==> job 3179 <==
==> flow/design.v <==
module apb_master #(
    parameter DATA_WD = 8,
    parameter ADDR_WD = 8
) (
    input                         clk,
    input                         rst_n,
    input [DATA_WD + ADDR_WD : 0] cmd_in,
    input                         cmd_vld,
    input [DATA_WD - 1 : 0]       prdata,
    input                         pready,
    output                        cmd_rdy,
    output                        psel,
    output                        penable,
    output                        pwrite,
    output [ADDR_WD - 1 : 0]      paddr,
    output [DATA_WD - 1 : 0]      pwdata,
    output                        read_vld,
    output [DATA_WD - 1 : 0]      read_data
);
localparam [1:0] IDLE = 2'b00;
localparam [1:0] SETUP = 2'b01;
localparam [1:0] ACCESS = 2'b11;
reg [1:0] state,next_state;
reg r_psel,r_penable;
assign psel = r_psel;
assign penable = r_penable;
reg [DATA_WD + ADDR_WD : 0] r_cmd_in;
wire cmd_fire;
assign cmd_fire = cmd_vld && cmd_rdy;
assign cmd_rdy = state == IDLE;
always @(posedge clk or negedge rst_n) begin
    if(!rst_n) begin
        state <= IDLE;
    end
    else begin
        state <= next_state;
    end
end
always @(*) begin
    case(state)
        IDLE: begin
            if(cmd_fire) begin
                next_state = SETUP;
            end
            else begin
                next_state = IDLE;
            end
        end
        SETUP: begin
            next_state = ACCESS;
        end
        ACCESS: begin
            if(pready) begin
                next_state = IDLE;
            end
            else begin
                next_state = ACCESS;
            end
        end
        default: begin
            next_state = IDLE;
        end
    endcase
end
always @(*) begin
    r_psel = 'b0;
    r_penable = 'b0;
    case(state)
        IDLE: begin
        end
        SETUP: begin
            r_psel = 1'b1;
        end
        ACCESS: begin
            r_psel = 1'b1;
            r_penable = 1'b1;
        end
        default: begin
        end
    endcase
end
always @(posedge clk or negedge rst_n) begin
    if(!rst_n) begin
        r_cmd_in <= 'b0;
    end
    else if(cmd_fire) begin
        r_cmd_in <= cmd_in;
    end
end
assign paddr  = r_cmd_in[DATA_WD + ADDR_WD - 1 : DATA_WD];
assign pwdata = r_cmd_in[DATA_WD - 1 : 0];
assign pwrite = r_cmd_in[DATA_WD + ADDR_WD];
assign read_data = prdata;
assign read_vld = ~pwrite && pready;
endmodule
module apb_slave #(
    parameter DATA_WD = 8,
    parameter ADDR_WD = 8 
) (
    input                    clk,
    input                    rst_n,
    input                    psel,
    input                    penable,
    input                    pwrite,
    input  [ADDR_WD - 1 : 0] paddr,
    input  [DATA_WD - 1 : 0] pwdata,
    output [DATA_WD - 1 : 0] prdata,
    output                   pready
);
localparam ADDR_MAX = (1 << ADDR_WD);
reg [DATA_WD - 1 : 0] mem [ADDR_MAX - 1 : 0];
localparam [1:0] IDLE = 2'b00;
localparam [1:0] SETUP = 2'b01;
localparam [1:0] ACCESS = 2'b11; 
reg [1:0] state,next_state;
wire apb_fire;
assign apb_fire = psel && penable && pready;
always @(posedge clk or negedge rst_n) begin
    if(!rst_n) begin
        state <= IDLE;
    end
    else begin
        state <= next_state;
    end
end
always @(*) begin
    case(state) 
        IDLE: begin
            if(psel) begin
                next_state = SETUP;
            end
            else begin
                next_state = IDLE;
            end
        end
        SETUP: begin
            next_state = ACCESS;
        end
        ACCESS: begin
            if(!pready) begin
                next_state = ACCESS;
            end
            else if(psel) begin
                next_state = SETUP;
            end
            else begin
                next_state = IDLE;
            end
        end
        default: begin
            next_state = IDLE;
        end
    endcase
end
reg r_pready;
assign pready = r_pready;
always @(*) begin
    case(state)
        IDLE: begin
            r_pready = 1'b0;            
        end 
        SETUP: begin
            r_pready = 1'b0;            
        end
        ACCESS: begin
            if(psel && penable) begin
                r_pready = 1'b1;
            end
            else begin
                r_pready = 1'b0;
            end
        end
        default: begin
            r_pready = 1'b0;
        end
    endcase
end
always @(posedge clk) begin
    if(apb_fire && pwrite) begin
        mem[paddr] <= pwdata;
    end
end
assign prdata = mem[paddr];
endmodule
module apb_top #(
    parameter DATA_WD = 8,
    parameter ADDR_WD = 8 
) (
    input                         clk,
    input                         rst_n,
    input [DATA_WD + ADDR_WD : 0] cmd_in,
    input                         cmd_vld,
    output                        cmd_rdy,
    output                        read_vld,
    output [DATA_WD - 1 : 0]      read_data
);
    wire psel,penable,pwrite,pready;
    wire [DATA_WD - 1 : 0] pwdata;
    wire [ADDR_WD - 1 : 0] paddr;
    wire [DATA_WD - 1 : 0] prdata;
   apb_master  #(
              .DATA_WD(DATA_WD),
              .ADDR_WD(ADDR_WD)
            )u_apb_master(
              .clk(clk),
              .rst_n(rst_n),
              .cmd_in(cmd_in),
              .cmd_vld(cmd_vld),
              .prdata(prdata),
              .pready(pready),
              .cmd_rdy(cmd_rdy),
              .psel(psel),
              .penable(penable),
              .pwrite(pwrite),
              .paddr(paddr),
              .pwdata(pwdata),
              .read_vld(read_vld),
              .read_data(read_data)
            );
   apb_slave  #(
             .DATA_WD(DATA_WD),
             .ADDR_WD(ADDR_WD)
           )u_apb_slave(
             .clk(clk),
             .rst_n(rst_n),
             .psel(psel),
             .penable(penable),
             .pwrite(pwrite),
             .paddr(paddr),
             .pwdata(pwdata),
             .prdata(prdata),
             .pready(pready)
           );
endmodule
==> flow/run.sh <==
#!/bin/bash
# the make line also repeats each setting of config.mk as NAME=value (left out here)
make -C /OpenROAD-flow-scripts/flow DESIGN_CONFIG=/design/flow/config.mk WORK_HOME=/design/flow/orfs CLKGATE_MAP_FILE= finish
==> flow/config.mk <==
export PLATFORM = sky130hd
export DESIGN_NAME = apb_top
export DESIGN_NICKNAME = apb_top
export VERILOG_FILES = /design/flow/design.v
export SDC_FILE = /design/flow/constraint.sdc
export NUM_CORES = 4
export LEC_CHECK = 0
export CAP_MARGIN = 20
export CORE_MARGIN = 2
export CORE_UTILIZATION = 70
export CTS_CLUSTER_SIZE = 32
export SLEW_MARGIN = 20
==> flow/constraint.sdc <==
create_clock -name core_clock -period 3.72 [get_ports {clk}]
set_input_delay 0.7440 -clock core_clock [delete_from_list [all_inputs] [get_ports {clk}]]
set_output_delay 0.7440 -clock core_clock [all_outputs]
set_load 0.01 [all_outputs]
==> job 9836 (differences from job 3179) <==
Settings changed: ABC_AREA set to 0, CELL_PAD_IN_SITES_DETAIL_PLACEMENT set to 1, CORE_ASPECT_RATIO set to 1.66, CORE_UTILIZATION 70 to 26, CTS_CLUSTER_SIZE 32 to 94, GPL_TIMING_DRIVEN set to 1, HOLD_SLACK_MARGIN set to 0.28, MAX_ROUTING_LAYER set to met5, PLACE_DENSITY set to 0.95, SETUP_SLACK_MARGIN set to 1.12, SLEW_MARGIN 20 to 5.
==> flow/constraint.sdc (replaced) <==
create_clock -name core_clock -period 5.27 [get_ports {clk}]
set_input_delay 1.0540 -clock core_clock [delete_from_list [all_inputs] [get_ports {clk}]]
set_output_delay 1.0540 -clock core_clock [all_outputs]
set_load 0.01 [all_outputs]
==> job 9392 (differences from job 3179) <==
Settings changed: CORE_UTILIZATION 70 to 24, CTS_CLUSTER_SIZE 32 to unset, PLACE_DENSITY set to 0.6.
==> flow/constraint.sdc (replaced) <==
create_clock -name core_clock -period 5.96 [get_ports {clk}]
set_input_delay 1.1920 -clock core_clock [delete_from_list [all_inputs] [get_ports {clk}]]
set_output_delay 1.1920 -clock core_clock [all_outputs]
set_load 0.01 [all_outputs]
==> job 1150 (differences from job 3179) <==
Settings changed: ABC_AREA set to 1, CORE_UTILIZATION 70 to 72, CTS_CLUSTER_SIZE 32 to 10, PLACE_DENSITY set to 0.38, SETUP_SLACK_MARGIN set to 0.55.
==> flow/constraint.sdc (replaced) <==
create_clock -name core_clock -period 3.34 [get_ports {clk}]
set_input_delay 0.6680 -clock core_clock [delete_from_list [all_inputs] [get_ports {clk}]]
set_output_delay 0.6680 -clock core_clock [all_outputs]
set_load 0.01 [all_outputs]
==> run summary <==
Reports from this run.

- The post-synthesis share of cell area spent on and-or and or-and gates is 0.0364.
- The layout multi-input combinational cell count is 1273.
- The worst slew margin relative to its limit is 0.251.
- The count of buffers not belonging to the clock network in the layout reads 168.
- The internal power reads 24.4 mW.
- The type recorded for the worst min-delay path is input port to async pin.
- The final clock skew reads 0.0647 ns.
- The logic area is 16100 um^2.
- The flow ran to the end and the layout has no timing, DRC or antenna violations.
[end of results for job 9392]
==> run summary <==
Reports from this run.

- The DRC violations left is 0.
- In this run the worst hold path is classified as input port to flip-flop.
- The worst slew margin relative to its limit is 0.298.
- Recorded from the global router log, the overflow total was 0.
- The flow ran to the end, but the layout failed its checks.
- The max capacitance violation total is 0.
- The iteration tally of the first detailed-router pass is 7.
- The internal power reads 44.6 mW.
- The count of buffers not belonging to the clock network in the layout reads 612.
- The synthesized netlist net count reads 8081.
- The total number of placement rows reads 126.
- The layout multi-input combinational cell count is 5549.
- The starting utilization of the core area reads 0.725.
- The logic area reads 22900 um^2.
- The critical path in the final layout is reported with a setup slack of -0.935 ns.
- The detailed placer reported the number of placed instances as 9717.
- Of the total synthesized cell area, the portion taken by AND-OR and OR-AND cells is 0.0120.
- The number of setup violations in the final report is 8.
- The layout checks failed on negative setup slack.
[end of results for job 1150]
==> run summary <==
Reports from this run.

- The final worst-path setup slack is -0.792 ns.
- The number of setup violations in the final report reads 8.
- The class of the most critical hold timing path reads input port to async pin.
- The count of buffers not belonging to the clock network in the layout reads 297.
- The worst slew margin relative to its limit reads 0.0395.
- The final clock skew reads 0.0693 ns.
- The post-synthesis share of cell area spent on and-or and or-and gates reads 0.0364.
- The internal power is 27.1 mW.
- The worst setup path endpoint reads read_data[2].
- The layout multi-input combinational cell count reads 1274.
- In this run the layout check failures are negative setup slack.
- The run finished, with violations left.
[end of results for job 9836]
==> run summary <==
Reports from this run.

- Leaving out buffers and inverters, the combinational logic in the layout accounts for 17000 um^2.
- The worst hold path belongs to the class flip-flop to flip-flop.
- The run finished, with violations left.
- The layout multi-input combinational cell count is 1273.
- For this run, the final setup violation count is recorded as 8.
- The actual transition at the worst max-transition pin is 1.17 ns.
- The count of buffers not belonging to the clock network in the layout reads 586.
- The checks that failed: negative setup slack.
- The net switching power reads 11.9 mW.
- The post-synthesis share of cell area spent on and-or and or-and gates is 0.0364.
- The final clock skew reads 0.0135 ns.
- The final worst-path setup slack reads -0.890 ns.
- The number of non-clock inverters is 4.
- The internal power reads 39.7 mW.
[end of results for job 3179]
Power and IR drop assume default switching activity.
